Design cordic_sincos, start of the top module:
module cordic_sincos(
	input clk,
	input rst,
	input start,
	input [15:0] z0,
	output ready,
	output reg done,
	output [15:0] x,
	output [15:0] y
	);
Size: ~68 flip-flops, roughly 53 I/O pins, about 0.0063 sq mm of cells after synthesis.
export LEC_CHECK = 0
export ABC_AREA = 0
export CAP_MARGIN = 20
export CELL_PAD_IN_SITES_DETAIL_PLACEMENT = 0
export CORE_MARGIN = 10
export CORE_UTILIZATION = 47
export CTS_CLUSTER_DIAMETER = 364
export CTS_CLUSTER_SIZE = 100
export GPL_ROUTABILITY_DRIVEN = 0
export PLACE_DENSITY_LB_ADDON = 0.14
export SLEW_MARGIN = 15
export TNS_END_PERCENT = 85
create_clock -name core_clock -period 2.91 [get_ports {clk}]
run.sh (not shown) runs the stock make flow with config.mk's settings and CLKGATE_MAP_FILE=.
The first run reached the layout checks and failed them: negative setup slack.
==> next run, changes <==
- ABC_AREA: 0 -> not set
- CELL_PAD_IN_SITES_DETAIL_PLACEMENT: 0 -> not set
- CORE_MARGIN: 10 -> 2
- CORE_UTILIZATION: 47 -> 64
- CTS_CLUSTER_DIAMETER: 364 -> not set
- CTS_CLUSTER_SIZE: 100 -> not set
- GPL_ROUTABILITY_DRIVEN: 0 -> not set
- PLACE_DENSITY_LB_ADDON: 0.14 -> not set
- SLEW_MARGIN: 15 -> 20
- TNS_END_PERCENT: 85 -> not set
- clock period: 2.91 -> 3.65 ns (I/O delays scaled with it)
What happened: The new run finished with negative setup slack left; wire length is higher by a few percent; register-to-register slack gets better by 630 ps; utilization climbs by 18 points; setup slack gets better by 630 ps; clock skew barely changes; global-route usage rises by 16 points; via count climbs by a few percent; final area went down by a little under a tenth; sequential power decreases by about a fifth; non-clock buffer count fell by 51; sequential cell count does not change.

Starting RTL as in the previous note.
export LEC_CHECK = 0
export ABC_AREA = 0
export CAP_MARGIN = 35
export CELL_PAD_IN_SITES_GLOBAL_PLACEMENT = 0
export CORE_ASPECT_RATIO = 0.92
export CORE_MARGIN = 2
export CORE_UTILIZATION = 66
export CTS_CLUSTER_DIAMETER = 345
export CTS_CLUSTER_SIZE = 100
export GPL_TIMING_DRIVEN = 1
export MIN_ROUTING_LAYER = met1
export PLACE_DENSITY = 0.67
export SLEW_MARGIN = 20
export TNS_END_PERCENT = 40
create_clock -name core_clock -period 4.9 [get_ports {clk}]
The baseline finished with timing, DRC and antenna clean.
Change:
- ABC_AREA: 0 -> unset
- CELL_PAD_IN_SITES_GLOBAL_PLACEMENT: 0 -> unset
- CORE_ASPECT_RATIO: 0.92 -> unset
- CORE_UTILIZATION: 66 -> 40
- CTS_CLUSTER_DIAMETER: 345 -> unset
- CTS_CLUSTER_SIZE: 100 -> unset
- GPL_TIMING_DRIVEN: 1 -> 0
- MIN_ROUTING_LAYER: met1 -> unset
- PLACE_DENSITY: 0.67 -> unset
- TNS_END_PERCENT: 40 -> unset
- clock period: 4.9 -> 5.0 ns (I/O delays scaled with it)
What happened:
- cell count increases by 16%
- routed wire length increases by 24%
- utilization decreases by 25 points
- die size increases by 62%
- hold slack gets better by 0.011 ns
- worst setup slack gets worse by 0.021 ns
- cell area increases by 7.8%
- register-to-register slack gets worse by 0.02 ns

== v48 ==
Starting RTL as in the previous note.
==> flow/config.mk <==
export PLATFORM = sky130hd
export DESIGN_NAME = cordic_sincos
export DESIGN_NICKNAME = cordic_sincos
export VERILOG_FILES = /design/flow/design.v
export SDC_FILE = /design/flow/constraint.sdc
export NUM_CORES = 4
export LEC_CHECK = 0
export ABC_AREA = 0
export CAP_MARGIN = 20
export CORE_ASPECT_RATIO = 0.5
export CORE_MARGIN = 2
export CORE_UTILIZATION = 47
export CTS_CLUSTER_DIAMETER = 209
export CTS_CLUSTER_SIZE = 99
export SETUP_SLACK_MARGIN = 1.34
export SLEW_MARGIN = 20
export TNS_END_PERCENT = 15
==> flow/constraint.sdc <==
create_clock -name core_clock -period 5.0 [get_ports {clk}]
set_input_delay 1.0000 -clock core_clock [delete_from_list [all_inputs] [get_ports {clk}]]
set_output_delay 1.0000 -clock core_clock [all_outputs]
set_load 0.01 [all_outputs]
v48 | stages: all done | timing, DRC, antenna: all pass
What v3 does differently from v48 at the input level:
Settings: SETUP_SLACK_MARGIN: 1.34 -> unset; CORE_UTILIZATION: 47 -> 67.
--- outcome ---
- Any difference in critical path's largest stage delay between v48 and v3 is small enough to ignore.
- Summary of the comparison: total non-filler cell area in the finished layout is lower in v3, relative to v48.
- Looking at worst setup path endpoint, the dp.xmod.x[15]$_SDFFE_PP0P_ result is from v48; the dp.ymod.y[15]$_SDFFE_PP0P_ one comes from v3.
- v3 ended up with a higher overall routing resource usage than v48 did.
Input changes introduced in v5 (baseline for comparison: v3):
Settings: swapping 67 for 47 in CORE_UTILIZATION; swapping 0 for 1 in ABC_AREA.
Summary of the comparison: via total after detailed routing is higher in v5, relative to v3.
[compare] base=v3 new=v5: area after synthesis shows an increase of 200 um2, clock network power share shows an increase of 4.0 points, share of power burned in combinational logic shows a reduction of 4.4 points.
Comparing v3 with v5, the area taken by flip-flops and latches came out essentially unchanged.
Compared with v3, v5 shows a global-route usage that is 8.2 points lower.
v5 ended with more simple-gate share of the synthesized area than v3.
The worst-case setup margin in the final layout number comes out higher for v5 vs v3.
Where wire length is concerned, v3 is better than v5.
--- input diff v5..v37 ---
Settings: CORE_UTILIZATION now 40, was 47; CTS_CLUSTER_DIAMETER now 225, was 209; ABC_AREA no longer set, was 1.
Results
- v5 has a lower detailed-routed wire length on met2 than v37.
- Measured against each other, v5 and v37 differ in core box area, the higher figure coming from v37.
- In the flow results for v5 and v37, the pin count of the biggest net entering global routing is larger on v5.
- For the synthesized net count, v37 came in about 20% lower than v5 did.
- Met2 demand-to-capacity share in global routing (higher): v5
- In terms of final RePlAce weighted congestion, v5 and v37 differ only marginally.
- The lower utilization after layout of v5 and v37 is in v37.
- v5 → v37: setup slack of the worst register-to-register path now sits lower, worst hold slack rose by 0.022 ns, synthesized cell count lost 203.
- Routed via count: v37 lower than v5
[inputs] v17 vs v37
Settings: CTS_CLUSTER_DIAMETER no longer set, was 225; CTS_CLUSTER_SIZE no longer set, was 99; CORE_UTILIZATION now 11, was 40; CORE_ASPECT_RATIO no longer set, was 0.5; TNS_END_PERCENT no longer set, was 15; the clock period (ns, I/O delays scaled along) now 7.7, was 5.0.
[summary]
- Per the comparison of v17 with v37, global-route wire length before repair went up 11%; post-layout utilization of the core went down 33 points; combinational power went down about 34%; final critical-path required period went up 0.67 ns; number of placed instances, taps included went up 538.
- v17 against v37; post-route total power is down by more than a quarter.
- Relative contribution of sequential cells to total power delta (v17 -> v37): insignificant
- v17 ends up with a portion of the clock cycle consumed by the worst path in the final layout that is 24 points lower than in v37.
- [compare] base=v37 new=v17: buffers plus inverters on the worst setup path fell 1; sum of met3 wire segment lengths after detailed routing fell 0.71%; overall via count from detail_route fell 21.
No activity file was given, so power comes from the tool's default toggle rates.
